maple:
// adder_32bit
module adder_32bit(
    input clk,
    input rst,
    input [31:0] i_a,
    input [31:0] i_b,
    input i_vld,
    output reg [31:0] o_res,
    output reg o_res_vld,
    output reg overflow
);
For scale: roughly 34 flip-flops, ~0.024 mm^2 of cells after synthesis.
Settings: LEC_CHECK=0, CAP_MARGIN=0, CELL_PAD_IN_SITES_GLOBAL_PLACEMENT=0, CORE_ASPECT_RATIO=0.92, CORE_MARGIN=2, CORE_UTILIZATION=68, CTS_CLUSTER_DIAMETER=355, CTS_CLUSTER_SIZE=34, GPL_ROUTABILITY_DRIVEN=0, HOLD_SLACK_MARGIN=-0.09, MIN_ROUTING_LAYER=met1, SLEW_MARGIN=15; clock period 54.5 ns.
run.sh (not shown) runs the stock make flow with config.mk's settings and CLKGATE_MAP_FILE=.
diff inputs: maple => quartz
Settings: clearing HOLD_SLACK_MARGIN, which used to be -0.09; clearing CTS_CLUSTER_DIAMETER, which used to be 355; swapping 68 for 56 in CORE_UTILIZATION; clearing GPL_ROUTABILITY_DRIVEN, which used to be 0; swapping 15 for 20 in SLEW_MARGIN; clearing CELL_PAD_IN_SITES_GLOBAL_PLACEMENT, which used to be 0; clearing MIN_ROUTING_LAYER, which used to be met1; clearing CORE_ASPECT_RATIO, which used to be 0.92; swapping 0 for 20 in CAP_MARGIN; clearing CTS_CLUSTER_SIZE, which used to be 34; swapping 54.5 for 13.6 in the clock period (ns, I/O delays scaled along).
Findings:
quartz terminated abnormally: global routing (5_1_grt) reported GRT-0232.
Relative to maple, the die outline width of quartz is higher by 5.6%.
Compared with maple, in quartz worst setup timing slack at the placement stage went down 19.07 ns, mapped cell area closely matched the old numbers, number of gates given a new drive strength after cts higher, placed instance area grew by 41%, die height now larger.
maple -> quartz: synthesized area divided by synthesized cell count delta 0, exact match
For post-DP HPWL, dividing the value from quartz by the value from maple gives 1.3.
Input changes introduced in nickel (baseline for comparison: quartz):
Settings: CORE_UTILIZATION: 56 -> 52; the clock period (ns, I/O delays scaled along): 13.6 -> 41.5.
### Flow results
- nickel went all the way through synthesis, placement and routing and the layout is clean on timing, DRC and antenna.
- Going from quartz to nickel, number of clock buffers inserted by TritonCTS was more or less identical; effective utilization at floorplan went down by 4.2 points; site row count went up by 4.0%; y dimension of the die went up by about 3.7%; area inside the core boundary went up by about 8%.
- [compare] base=quartz new=nickel: post-detailed-placement half-perimeter wirelength -13%; share of async-settable or async-resettable flops after synthesis comparable; worst setup slack before clock tree synthesis has increased; chip area estimate from yosys synthesis has remained practically unchanged.
For onyx, these inputs were changed with respect to nickel:
Settings: CORE_UTILIZATION now 40, was 52; the clock period (ns, I/O delays scaled along) now 39.1, was 41.5.
Notes after the runs:
onyx ends up with higher standard-cell row count than nickel does.
Compared with nickel, in onyx final area rose 630 um^2, largest net degree at the start of global routing went up about 15%, total placed cells including tap cells moved up.
Max number of antenna violations at the first check in global routing across nickel and onyx: onyx
### onyx -> sierra
Settings: setting HOLD_SLACK_MARGIN to 0.29 for the first time; changing CORE_UTILIZATION from 40 to 72; changing the clock period (ns, I/O delays scaled along) from 39.1 to 25.6.
==> results <==
sierra: aborted in detailed placement (3_5_place_dp) (tool error). As far as area after synthesis goes, onyx and sierra are indistinguishable; the numbers are identical. sierra: floorplan die width is 62 um lower than what onyx reported. Relative to onyx, the floorplan die height of sierra is lower by 25%. Number of register bits inferred by synthesis came out exactly the same in onyx and sierra. Taking onyx as the reference, in sierra number of ports placed on the die boundary barely changed, area of the chip dropped about 44%. Initial core utilization: sierra vs onyx up 33 points. The standard cell core area reported for sierra is smaller than that of onyx by about 45%.

* * *

Starting RTL as in the previous note.
export LEC_CHECK = 0
export CAP_MARGIN = 20
export CORE_MARGIN = 2
export CORE_UTILIZATION = 65
export HOLD_SLACK_MARGIN = -0.1
export MAX_ROUTING_LAYER = met4
export SLEW_MARGIN = 20
create_clock -name core_clock -period 36.2 [get_ports {clk}]
The baseline ran to the end with violations: capacitance limit, slew limit, setup timing.
==> next run, changes <==
Settings changed: ABC_AREA set to 1, CORE_UTILIZATION 65 to 70, CTS_CLUSTER_SIZE set to 85.
Now the flow completed without violations.
Setup slack improved by 2.8 ns.
Die size rose by 8.7%.
Cell area fell by 3.6%.
Fmax came out higher by 8.2%.
Count of clock-buffer cells in the layout is higher by 1.
Area after synthesis goes up by 17%.
Sequential share of layout area rises by 0.10 points.
Non-clock buffer count came out lower by 315.
Via count falls by 3.3%.
Worst hold slack stays flat.
Utilization shrinks by 10 points.
==> next run, changes <==
Settings changed: ABC_AREA 1 to unset, CORE_UTILIZATION 70 to 40, CTS_CLUSTER_SIZE 85 to unset, HOLD_SLACK_MARGIN -0.1 to unset, MAX_ROUTING_LAYER met4 to unset.
Clock period 36.2 ns to 40.0 ns, I/O delays scaled along.
Effect:
- cell count came out lower by 17%
- sequential share of layout area came out higher by 0.11 points
- worst setup slack got worse by 0.36 ns
- area after synthesis came out lower by 15%
- design area came out lower by about 4%
- wire length came out lower by about 2.2%
- non-clock buffer count came out higher by 92
==> next run, changes <==
Settings changed: CORE_UTILIZATION 40 to 22.
Clock period 40.0 ns to 39.1 ns, I/O delays scaled along.
What happened: Non-clock buffer count is higher by 68; via count rises by 1.3%; flip-flop count is unchanged; count of clock-buffer cells in the layout fell by 1; worst hold slack gains 0.024 ns; clock skew stays the same; die size went up by 80%; cell area rises by about 5%.

* * *

Starting RTL as in the previous note.
Design adder_32bit, start of the top module:
module adder_32bit(
    input clk,
    input rst,
    input [31:0] i_a,
    input [31:0] i_b,
    input i_vld,
    output reg [31:0] o_res,
    output reg o_res_vld,
    output reg overflow
);
==> flow/config.mk <==
export PLATFORM = sky130hd
export DESIGN_NAME = adder_32bit
export DESIGN_NICKNAME = adder_32bit
export VERILOG_FILES = /design/flow/design.v
export SDC_FILE = /design/flow/constraint.sdc
export NUM_CORES = 4
export LEC_CHECK = 0
export CAP_MARGIN = 20
export CELL_PAD_IN_SITES_GLOBAL_PLACEMENT = 0
export CORE_ASPECT_RATIO = 1.34
export CORE_MARGIN = 2
export CORE_UTILIZATION = 56
export GPL_ROUTABILITY_DRIVEN = 0
export HOLD_SLACK_MARGIN = -0.0
export MIN_ROUTING_LAYER = met1
export SLEW_MARGIN = 15
==> flow/constraint.sdc <==
create_clock -name core_clock -period 34.3 [get_ports {clk}]
set_input_delay 6.8600 -clock core_clock [delete_from_list [all_inputs] [get_ports {clk}]]
set_output_delay 6.8600 -clock core_clock [all_outputs]
set_load 0.01 [all_outputs]
The first run failed in 5_1_grt.
Next try:
- CELL_PAD_IN_SITES_GLOBAL_PLACEMENT: 0 -> not set
- CORE_ASPECT_RATIO: 1.34 -> not set
- CORE_UTILIZATION: 56 -> 65
- GPL_ROUTABILITY_DRIVEN: 0 -> not set
- HOLD_SLACK_MARGIN: -0.0 -> not set
- MIN_ROUTING_LAYER: met1 -> not set
- SLEW_MARGIN: 15 -> 20
- clock period: 34.3 -> 27.0 ns (I/O delays scaled with it)
=> With this change the flow did not get past 4_1_cts. Synthesized area stays the same. Die area falls by 14%. Synthesized cell count stays the same.
Next try:
- CORE_UTILIZATION: 65 -> 58
- SETUP_SLACK_MARGIN: not set -> -2.0
- clock period: 27.0 -> 27.8 ns (I/O delays scaled with it)
What happened:
- The changed run ended with an error in 5_1_grt on GRT-0116
- synthesized area stays the same
- die area came out higher by 12%
- synthesized cell count does not change
Next try:
- CORE_UTILIZATION: 58 -> 70
- HOLD_SLACK_MARGIN: not set -> -0.1
- SETUP_SLACK_MARGIN: -2.0 -> not set
- clock period: 27.8 -> 25.6 ns (I/O delays scaled with it)
What happened: The new run died in 3_5_place_dp. Die area fell by 17%. Area after synthesis is unchanged. Synthesized cell count does not change.
Next try:
- ABC_AREA: not set -> 1
- CTS_CLUSTER_SIZE: not set -> 90
- MAX_ROUTING_LAYER: not set -> met4
- clock period: 25.6 -> 36.2 ns (I/O delays scaled with it)
The new run passed the timing, DRC and antenna checks.
Die size increases by 17%.
Synthesized cell count climbs by 34%.
Synthesized area climbs by 17%.

* * *

The RTL this note starts from:
==> flow/design.v <==
`timescale 1ns / 1ps
module CompareAndShift32Bit (
    input [7:0] exp_a,
    input [7:0] exp_b,
    input [23:0] man_a,
    input [23:0] man_b,
    output reg [23:0] al_man_a,
    output reg [23:0] al_man_b,
    output reg [7:0] shift
);
    always @(*) begin
        if (exp_a > exp_b) begin
            shift = exp_a - exp_b;
            al_man_a = man_a;
            al_man_b = man_b >> shift;
        end else begin
            shift = exp_b - exp_a;
            al_man_a = man_a >> shift;
            al_man_b = man_b;
        end
    end
endmodule
`timescale 1ns / 1ps
module Addition32Bit (
    input sign_a,
    input sign_b,
    input [23:0] a,b,
    output reg [24:0] res,
    output reg sign_res
    );
    always @(*) begin
        if (sign_a == sign_b) begin
            sign_res = sign_a;   
            res = a+b;
        end
        else if (a >= b) begin
            res = a - b;
            sign_res = sign_a;
        end
        else begin
            res = b - a;
            sign_res = sign_b;
        end
    end
endmodule	
`timescale 1ns / 1ps
module Normalization32Bit (
    input [24:0] res,
    input [7:0] exp_base,
    output reg [23:0] man_res,
    output reg [7:0] exp_res,
    output reg overflow
);
    reg [24:0] normalized_result;
    integer i;
    always @(*) begin
        normalized_result = res;
        exp_res = exp_base;
        if (normalized_result[24]) begin
            normalized_result = normalized_result >> 1;
            exp_res = exp_base + 1;
        end else begin
            for (i = 0; i < 24; i = i + 1) begin
                if (normalized_result[23] == 0 && exp_res > 0) begin
                    normalized_result = normalized_result << 1;
                    exp_res = exp_res - 1;
                end
            end
            if (normalized_result == 25'b0)
                exp_res = 8'b0;
        end
        man_res = normalized_result[23:0];
        overflow = (exp_res >= 8'b11111111);
    end
endmodule
`timescale 1ns / 1ps
module adder_32bit(
    input clk,
    input rst,
    input [31:0] i_a,
    input [31:0] i_b,
    input i_vld,
    output reg [31:0] o_res,
    output reg o_res_vld,
    output reg overflow
);
wire [7:0] shift;
wire [23:0] al_man_a, al_man_b;
wire sign_a, sign_b, sign_res;
wire [7:0] exp_a, exp_b, exp_res;
wire [23:0] man_a, man_b, man_res;
wire [24:0] res;
wire operation_overflow;
assign sign_a = i_a[31];
assign sign_b = i_b[31];
assign exp_a = i_a[30:23];
assign exp_b = i_b[30:23];
assign man_a = (exp_a == 8'b0) ? {1'b0, i_a[22:0]} : {1'b1, i_a[22:0]};  
assign man_b = (exp_b == 8'b0) ? {1'b0, i_b[22:0]} : {1'b1, i_b[22:0]};
wire is_nan_a = ((exp_a == 8'b11111111) && (man_a[22:0] != 0));  
wire is_nan_b = ((exp_b == 8'b11111111) && (man_b[22:0] != 0));
wire is_inf_a = ((exp_a == 8'b11111111) && (man_a[22:0] == 0));
wire is_inf_b = ((exp_b == 8'b11111111) && (man_b[22:0] == 0));
wire is_zero_a = ((i_a[30:0] == 0));  
wire is_zero_b = ((i_b[30:0] == 0));
CompareAndShift32Bit u_CompareAndShift32Bit (
    .exp_a(exp_a),           
    .exp_b(exp_b),           
    .man_a(man_a),           
    .man_b(man_b),           
    .al_man_a(al_man_a),     
    .al_man_b(al_man_b),     
    .shift(shift)            
);
Addition32Bit u_Addition32Bit (
    .sign_a(sign_a),         
    .sign_b(sign_b),         
    .a(al_man_a),            
    .b(al_man_b),            
    .res(res),               
    .sign_res(sign_res)      
);
Normalization32Bit u_Normalization32Bit (
    .res(res),                                   
    .exp_base((exp_a > exp_b) ? exp_a : exp_b),  
    .man_res(man_res),                           
    .exp_res(exp_res),                           
    .overflow(operation_overflow)                
);
always @(posedge clk or posedge rst) begin
    if (rst) begin
        o_res <= 32'b0;
        o_res_vld <= 1'b0;
        overflow <= 1'b0;
    end else if (i_vld) begin
        if (is_nan_a || is_nan_b || (is_inf_a && is_inf_b && (sign_a != sign_b))) begin
            o_res <= 32'h7FC00000;  
            overflow <= 1'b1;
        end 
        else if (is_inf_a || is_inf_b) begin
            o_res <= is_inf_a ? i_a : i_b;  
            overflow <= 1'b1;
        end 
        else if (is_zero_a && is_zero_b) begin
            o_res <= 32'b0;  
            overflow <= 1'b0;
        end 
        else begin
        o_res <= {sign_res, exp_res, man_res[22:0]};
        o_res_vld <= 1'b1;
        overflow <= operation_overflow;
        end
        o_res_vld <= 1'b1;
    end else begin
        o_res_vld <= 1'b0;
    end
end
endmodule
==> flow/config.mk <==
export PLATFORM = sky130hd
export DESIGN_NAME = adder_32bit
export DESIGN_NICKNAME = adder_32bit
export VERILOG_FILES = /design/flow/design.v
export SDC_FILE = /design/flow/constraint.sdc
export NUM_CORES = 4
export LEC_CHECK = 0
export CAP_MARGIN = 20
export CELL_PAD_IN_SITES_GLOBAL_PLACEMENT = 1
export CORE_MARGIN = 2
export CORE_UTILIZATION = 40
export CTS_CLUSTER_DIAMETER = 116
export GPL_ROUTABILITY_DRIVEN = 0
export HOLD_SLACK_MARGIN = 0.3
export MAX_ROUTING_LAYER = met4
export PLACE_DENSITY_LB_ADDON = 0.15
export SETUP_SLACK_MARGIN = 4.76
export SLEW_MARGIN = 20
export TNS_END_PERCENT = 60
==> flow/constraint.sdc <==
create_clock -name core_clock -period 40.0 [get_ports {clk}]
set_input_delay 8.0000 -clock core_clock [delete_from_list [all_inputs] [get_ports {clk}]]
set_output_delay 8.0000 -clock core_clock [all_outputs]
set_load 0.01 [all_outputs]
==> next run, changes <==
CELL_PAD_IN_SITES_GLOBAL_PLACEMENT = default   (was 1)
CORE_UTILIZATION = 12   (was 40)
CTS_CLUSTER_DIAMETER = default   (was 116)
GPL_ROUTABILITY_DRIVEN = default   (was 0)
HOLD_SLACK_MARGIN = default   (was 0.3)
MAX_ROUTING_LAYER = default   (was met4)
PLACE_DENSITY_LB_ADDON = default   (was 0.15)
SETUP_SLACK_MARGIN = default   (was 4.76)
TNS_END_PERCENT = default   (was 60)
clock period = 41.5 ns   (was 40.0 ns; I/O delays follow)
The changed run went through all stages and came out clean; sequential share of layout area hardly moves; hold slack improves by 0.0036 ns; wire length is higher by about 0.4%; synthesized area stays the same; first-iteration DRC count is lower by about 25%; die area is higher to 3.3 times its value; cell count is higher by about 33%; global-route usage is lower by 22 points; synthesized cell count does not change.
==> next run, changes <==
CORE_UTILIZATION = 70   (was 12)
CTS_CLUSTER_DIAMETER = 147   (was default)
clock period = 22.2 ns   (was 41.5 ns; I/O delays follow)
Result: The changed run never finished: it broke off in 3_5_place_dp; synthesized cell count is unchanged; synthesized area stays the same; die size drops by 82%.
